==> inputs of delta <==
==> flow/design.v <==
module mdc (clk, rst_n, start, A, B, out, done);
input clk, rst_n, start;
input [7:0] A, B;
output reg [7:0] out;
output reg done;
reg [1:0] state;
reg [7:0] A_aux, B_aux;
localparam IDLE = 2'b00;
localparam SUBTRACT = 2'b01;
localparam FINISHED = 2'b10;
always @(posedge clk or negedge rst_n) begin
    if (!rst_n) begin
        state <= IDLE;
        out <= 0;
        done <= 0;
    end else begin
        done <= 0;
        case (state)
            IDLE: begin
                state <= IDLE;
                if (start) begin
                    state <= SUBTRACT;
                    A_aux <= A;
                    B_aux <= B;
                end
            end
            SUBTRACT: begin
                state <= SUBTRACT;
                if (A_aux > B_aux)
                    A_aux <= A_aux - B_aux;
                else if (B_aux > A_aux)
                    B_aux <= B_aux - A_aux;
                else
                    state <= FINISHED;
            end
            FINISHED: begin
                state <= IDLE;
                done <= 1;
                out <= A_aux;
            end
            default: state <= IDLE;
        endcase
    end
end
endmodule
==> flow/run.sh <==
#!/bin/bash
# the make line also repeats each setting of config.mk as NAME=value (left out here)
make -C /OpenROAD-flow-scripts/flow DESIGN_CONFIG=/design/flow/config.mk WORK_HOME=/design/flow/orfs CLKGATE_MAP_FILE= finish
==> flow/config.mk <==
export PLATFORM = sky130hd
export DESIGN_NAME = mdc
export DESIGN_NICKNAME = mdc
export VERILOG_FILES = /design/flow/design.v
export SDC_FILE = /design/flow/constraint.sdc
export NUM_CORES = 4
export LEC_CHECK = 0
export ABC_AREA = 1
export CAP_MARGIN = 20
export CORE_MARGIN = 2
export CORE_UTILIZATION = 68
export CTS_BUF_LIST = sky130_fd_sc_hd__clkbuf_16
export PLACE_DENSITY = 0.36
export SETUP_SLACK_MARGIN = 0.37
export SLEW_MARGIN = 20
==> flow/constraint.sdc <==
create_clock -name core_clock -period 2.46 [get_ports {clk}]
set_input_delay 0.4920 -clock core_clock [delete_from_list [all_inputs] [get_ports {clk}]]
set_output_delay 0.4920 -clock core_clock [all_outputs]
set_load 0.01 [all_outputs]
==> inputs of quartz, as changes to delta <==
ABC_AREA = default   (was 1)
CTS_CLUSTER_SIZE = 21   (was default)
PLACE_DENSITY = default   (was 0.36)
SETUP_SLACK_MARGIN = default   (was 0.37)
==> flow/constraint.sdc (replaced) <==
create_clock -name core_clock -period 2.15 [get_ports {clk}]
set_input_delay 0.4300 -clock core_clock [delete_from_list [all_inputs] [get_ports {clk}]]
set_output_delay 0.4300 -clock core_clock [all_outputs]
set_load 0.01 [all_outputs]
==> qor summary <==
metric	delta	quartz
Synthesized instance count	246	205
Chip area	3210 um2	3360 um2
Detailed placement HPWL	3.18 mm	4.59 mm
Library cells used by synthesis	20	38
Avg Inst Size Synth	7.68 um2	9.66 um2
Area share of xor/xnor cells in the synthesized design	1.86%	0.885%
Library cell with the highest instance count after synthesis	sky130_fd_sc_hd__nand2_1	sky130_fd_sc_hd__inv_1
Routability Congestion	0.866	0.945
Adder share	12.7%	12.1%
Share of the synthesized area in the top cell type	25.4%	24.3%
Area of the mapped netlist	1890 um2	1980 um2
Simple-Gate Fraction of Synth Area	27.0%	14.6%
Result of the run	timing/DRC/antenna clean	stopped before the end
Stage where the flow stopped	-	5_1_grt
Area of the core region	2690 um2	2760 um2
Die W	56.7 um	58.0 um
Count of placed standard cells including taps	301	276
# Cells Yosys	246	205
Post-synthesis share of cell area spent on and-or and or-and gates	6.89%	20.2%
Post-CTS Repair Setup Buffers	3	6
Syn Nets	283	242


==> trial 84 <==
RTL: the design.v shown in full above, as it stands there.
==> flow/config.mk <==
export PLATFORM = sky130hd
export DESIGN_NAME = mdc
export DESIGN_NICKNAME = mdc
export VERILOG_FILES = /design/flow/design.v
export SDC_FILE = /design/flow/constraint.sdc
export NUM_CORES = 4
export LEC_CHECK = 0
export ABC_AREA = 1
export CAP_MARGIN = 20
export CORE_MARGIN = 2
export CORE_UTILIZATION = 69
export CTS_BUF_LIST = sky130_fd_sc_hd__clkbuf_16
export PLACE_DENSITY = 0.36
export SETUP_SLACK_MARGIN = 0.12
export SLEW_MARGIN = 40
==> flow/constraint.sdc <==
create_clock -name core_clock -period 2.46 [get_ports {clk}]
set_input_delay 0.4920 -clock core_clock [delete_from_list [all_inputs] [get_ports {clk}]]
set_output_delay 0.4920 -clock core_clock [all_outputs]
set_load 0.01 [all_outputs]
run.sh (not shown) runs the stock make flow with config.mk's settings and CLKGATE_MAP_FILE=.
==> inputs of trial 11, as changes to trial 84 <==
==> flow/config.mk (replaced) <==
export PLATFORM = sky130hd
export DESIGN_NAME = mdc
export DESIGN_NICKNAME = mdc
export VERILOG_FILES = /design/flow/design.v
export SDC_FILE = /design/flow/constraint.sdc
export NUM_CORES = 4
export LEC_CHECK = 0
export CAP_MARGIN = 20
export CORE_MARGIN = 2
export CORE_UTILIZATION = 68
export CTS_BUF_LIST = sky130_fd_sc_hd__clkbuf_16
export CTS_CLUSTER_SIZE = 23
export SLEW_MARGIN = 20
==> flow/constraint.sdc (replaced) <==
create_clock -name core_clock -period 2.16 [get_ports {clk}]
set_input_delay 0.4320 -clock core_clock [delete_from_list [all_inputs] [get_ports {clk}]]
set_output_delay 0.4320 -clock core_clock [all_outputs]
set_load 0.01 [all_outputs]
==> notes <==
- Trial 84 passed the timing, DRC and antenna checks. Trial 11 never finished: it broke off in global routing (5_1_grt).
- Against trial 84, the synthesized cell count of trial 11 is smaller by 17%.
- Of trial 11 and trial 84, trial 11 has the higher die area (gap 5.9%, measured against trial 84).
- Against trial 11, the area after synthesis of trial 84 is smaller by about 4.6%.
==> figures <==
Std cell rows: trial 11 19; trial 84 18
FP Core Util: trial 11 0.718; trial 84 0.742
Cell area reported after detailed placement: trial 11 2480 um^2; trial 84 2210 um^2
Placed cells: trial 11 279; trial 84 302
Ys cells: trial 11 205; trial 84 246
Die outline height: trial 11 58.0 um; trial 84 56.3 um
Post-DP HPWL: trial 11 4330 um; trial 84 3510 um
Routability cong.: trial 11 0.924; trial 84 0.911
Status: trial 11 stopped before the end; trial 84 timing/DRC/antenna clean
Failing step: trial 11 global routing (5_1_grt); trial 84 -
Count of unique library cells instantiated by Yosys: trial 11 38; trial 84 20
Yosys top cell by instances: trial 11 inv_1; trial 84 nand2_1
Cells after Synth: trial 11 205; trial 84 246
Area fraction in and, or, nand and nor cells after synthesis: trial 11 0.146; trial 84 0.270
PostCTS Resize Cnt: trial 11 14; trial 84 1
Yosys stat chip area: trial 11 1980 um^2; trial 84 1890 um^2
Adder and majority gate portion of the synthesized area: trial 11 0.121; trial 84 0.127
Worst slack at placement: trial 11 -0.101 ns; trial 84 0.194 ns
Multiplexer share of the synthesized area: trial 11 0.0569; trial 84 0
Fraction of post-synthesis cell area in the top cell type by area: trial 11 0.243; trial 84 0.254
Share of synthesized cell area in and-or and or-and compound cells: trial 11 0.202; trial 84 0.0689
